Design Cinema, start of the top module:
module Cinema(input [17:0]SW, input clk, input rst, output reg [17:0]LEDR , input [3:0]KEY, output [7:0]HEX0,
			  output [7:0]HEX4, output [7:0]HEX5, output [7:0]HEX6, output [7:0]HEX7, output [7:0]HEX1, output [7:0]HEX2, output [7:0]HEX3);
Settings: LEC_CHECK=0, ABC_AREA=1, CAP_MARGIN=10, CORE_ASPECT_RATIO=0.5, CORE_MARGIN=2, CORE_UTILIZATION=72, CTS_CLUSTER_DIAMETER=383, CTS_CLUSTER_SIZE=72, HOLD_SLACK_MARGIN=0.3, SETUP_SLACK_MARGIN=2.59, SLEW_MARGIN=20; clock period 11.0 ns.
run.sh (not shown) runs the stock make flow with config.mk's settings and CLKGATE_MAP_FILE=.
The starting point failed in global routing (DPL-0038).
Change:
==> flow/config.mk (replaced) <==
export PLATFORM = sky130hd
export DESIGN_NAME = Cinema
export DESIGN_NICKNAME = Cinema
export VERILOG_FILES = /design/flow/design.v
export SDC_FILE = /design/flow/constraint.sdc
export NUM_CORES = 4
export LEC_CHECK = 0
export CAP_MARGIN = 20
export CORE_MARGIN = 2
export CORE_UTILIZATION = 72
export PLACE_DENSITY_LB_ADDON = 0.01
export SLEW_MARGIN = 20
==> flow/constraint.sdc (replaced) <==
create_clock -name core_clock -period 14.5 [get_ports {clk}]
set_input_delay 2.9000 -clock core_clock [delete_from_list [all_inputs] [get_ports {clk}]]
set_output_delay 2.9000 -clock core_clock [all_outputs]
set_load 0.01 [all_outputs]
This time the run finished with negative setup slack left. Synthesized area goes up by 2.8%. Die area goes up by 2.4%. Synthesized cell count goes down by 9.7%.
Change:
--- a/flow/config.mk
+++ b/flow/config.mk
@@ -7,2 +7,3 @@
 export LEC_CHECK = 0
+export ABC_AREA = 1
 export CAP_MARGIN = 20
@@ -10,2 +11,4 @@
 export CORE_UTILIZATION = 72
+export CTS_CLUSTER_SIZE = 79
+export HOLD_SLACK_MARGIN = 0.29
 export PLACE_DENSITY_LB_ADDON = 0.01
==> flow/constraint.sdc (replaced) <==
create_clock -name core_clock -period 14.3 [get_ports {clk}]
set_input_delay 2.8600 -clock core_clock [delete_from_list [all_inputs] [get_ports {clk}]]
set_output_delay 2.8600 -clock core_clock [all_outputs]
set_load 0.01 [all_outputs]
The changed run did not get past global routing, error GRT-0232.
Synthesized cell count goes up by 11%.
Die size goes down by 2.6%.
Synthesized area goes down by 2.7%.

* * *

Cinema again, from the RTL that the note above started with.
==> flow/design.v (excerpt) <==
module Cinema(input [17:0]SW, input clk, input rst, output reg [17:0]LEDR , input [3:0]KEY, output [7:0]HEX0,
			  output [7:0]HEX4, output [7:0]HEX5, output [7:0]HEX6, output [7:0]HEX7, output [7:0]HEX1, output [7:0]HEX2, output [7:0]HEX3);
integer filmeEscolhido;  
integer filme;  
integer horarioEscolhido;  
integer horario;  
integer assentoEscolhido;  
reg [17:0] assento11;  
reg [17:0] assento12;  
reg [17:0] assento21;  
reg [17:0] assento22;  
integer valorInserido;  
integer valor;  
integer pago;  
integer quantidadeDeIngresso;  
integer trocoFeito;  
integer troco;  
wire [7:0]F = 4'hF;  
wire [7:0]H = 4'hC;  
reg [7:0]dFilme;  
reg [7:0]dHorario;  
reg [7:0]display1;  
reg [7:0]display2;  
reg [7:0]display3;  
reg [7:0]display4;  
integer bouncing;  
integer bouncing2;  
integer i;  
integer pagoAgora;  
always@(posedge clk) begin
  if (rst) begin  
    filmeEscolhido <= 0; filme <= 0; horarioEscolhido <= 0; horario <= 0; assentoEscolhido <= 0;
    assento11 <= 0; assento12 <= 0; assento21 <= 0; assento22 <= 0;
    valorInserido <= 0; valor <= 0; pago <= 0; quantidadeDeIngresso <= 0; trocoFeito <= 0; troco <= 0;
    dFilme <= 0; dHorario <= 0; display1 <= 0; display2 <= 0; display3 <= 0; display4 <= 0;
    bouncing <= 0; LEDR <= 0;
  end else begin
    if(!filmeEscolhido && bouncing == 0) begin  
		troco = 0;
        if(KEY == 4'b1110) begin  
            filme = 1;  
            filmeEscolhido = 1;  
            dFilme = 4'h1;  
            bouncing = 1;  
        end
        if(KEY == 4'b1101) begin  
            filme = 2;  
            filmeEscolhido = 1;  
            dFilme = 4'h2;  
        end
    end
    if(!horarioEscolhido && filmeEscolhido == 1) begin  
        if(KEY == 4'b1011) begin  
            horario = 1;  
            horarioEscolhido = 1;  
            dHorario = 4'h1;  
            display1 = 4'h1;  
            display2 = 4'h4;  
            display3 = 4'h0;  
            display4 = 4'h0;  
        end
  ...
make LEC_CHECK=0 ABC_AREA=1 CAP_MARGIN=0 CELL_PAD_IN_SITES_DETAIL_PLACEMENT=1 CELL_PAD_IN_SITES_GLOBAL_PLACEMENT=1 CORE_ASPECT_RATIO=1.31 CORE_MARGIN=2 CORE_UTILIZATION=26 CTS_CLUSTER_DIAMETER=134 CTS_CLUSTER_SIZE=32 GPL_ROUTABILITY_DRIVEN=0 HOLD_SLACK_MARGIN=0.03 MAX_ROUTING_LAYER=met4 MIN_ROUTING_LAYER=met2 PLACE_DENSITY=0.49 SETUP_SLACK_MARGIN=3.4 SLEW_MARGIN=20 TNS_END_PERCENT=90 finish   # period 13.6 ns
The baseline produced a layout that fails on setup timing.
Change:
- ABC_AREA: 1 -> not set
- CAP_MARGIN: 0 -> 20
- CELL_PAD_IN_SITES_DETAIL_PLACEMENT: 1 -> not set
- CELL_PAD_IN_SITES_GLOBAL_PLACEMENT: 1 -> not set
- CORE_ASPECT_RATIO: 1.31 -> not set
- CORE_UTILIZATION: 26 -> 40
- CTS_CLUSTER_DIAMETER: 134 -> not set
- CTS_CLUSTER_SIZE: 32 -> not set
- GPL_ROUTABILITY_DRIVEN: 0 -> not set
- HOLD_SLACK_MARGIN: 0.03 -> not set
- MAX_ROUTING_LAYER: met4 -> not set
- MIN_ROUTING_LAYER: met2 -> not set
- PLACE_DENSITY: 0.49 -> not set
- SETUP_SLACK_MARGIN: 3.4 -> not set
- TNS_END_PERCENT: 90 -> not set
- clock period: 13.6 -> 19.2 ns (I/O delays scaled with it)
Result: The changed run completed without violations. Count of clock-buffer cells in the layout stays the same. First-iteration DRC count came out lower by about 70%. Register-to-register slack is better by 5.0 ns. Worst setup slack is better by 1.1 ns. Core utilization is higher by 11 points. Wire length falls by about 30%. Non-clock buffer count decreases by 189. Worst hold slack gains 0.0047 ns.
Change:
- ABC_AREA: not set -> 1
- CORE_UTILIZATION: 40 -> 72
- CTS_CLUSTER_DIAMETER: not set -> 201
- PLACE_DENSITY_LB_ADDON: not set -> 0.01
- TNS_END_PERCENT: not set -> 5
- clock period: 19.2 -> 14.3 ns (I/O delays scaled with it)
- The new run did not get past 5_1_grt, error GRT-0232
- die area is lower by 45%
- area after synthesis drops by 2.7%
- synthesized cell count is higher by about 11%
Change:
- CTS_CLUSTER_DIAMETER: 201 -> not set
- CTS_CLUSTER_SIZE: not set -> 37
- HOLD_SLACK_MARGIN: not set -> -0.08
- SETUP_SLACK_MARGIN: not set -> 4.19
- clock period: 14.3 -> 14.1 ns (I/O delays scaled with it)
Result: The new run aborted during 5_1_grt with GRT-0232; die area does not change; synthesized area is unchanged; synthesized cell count stays the same.
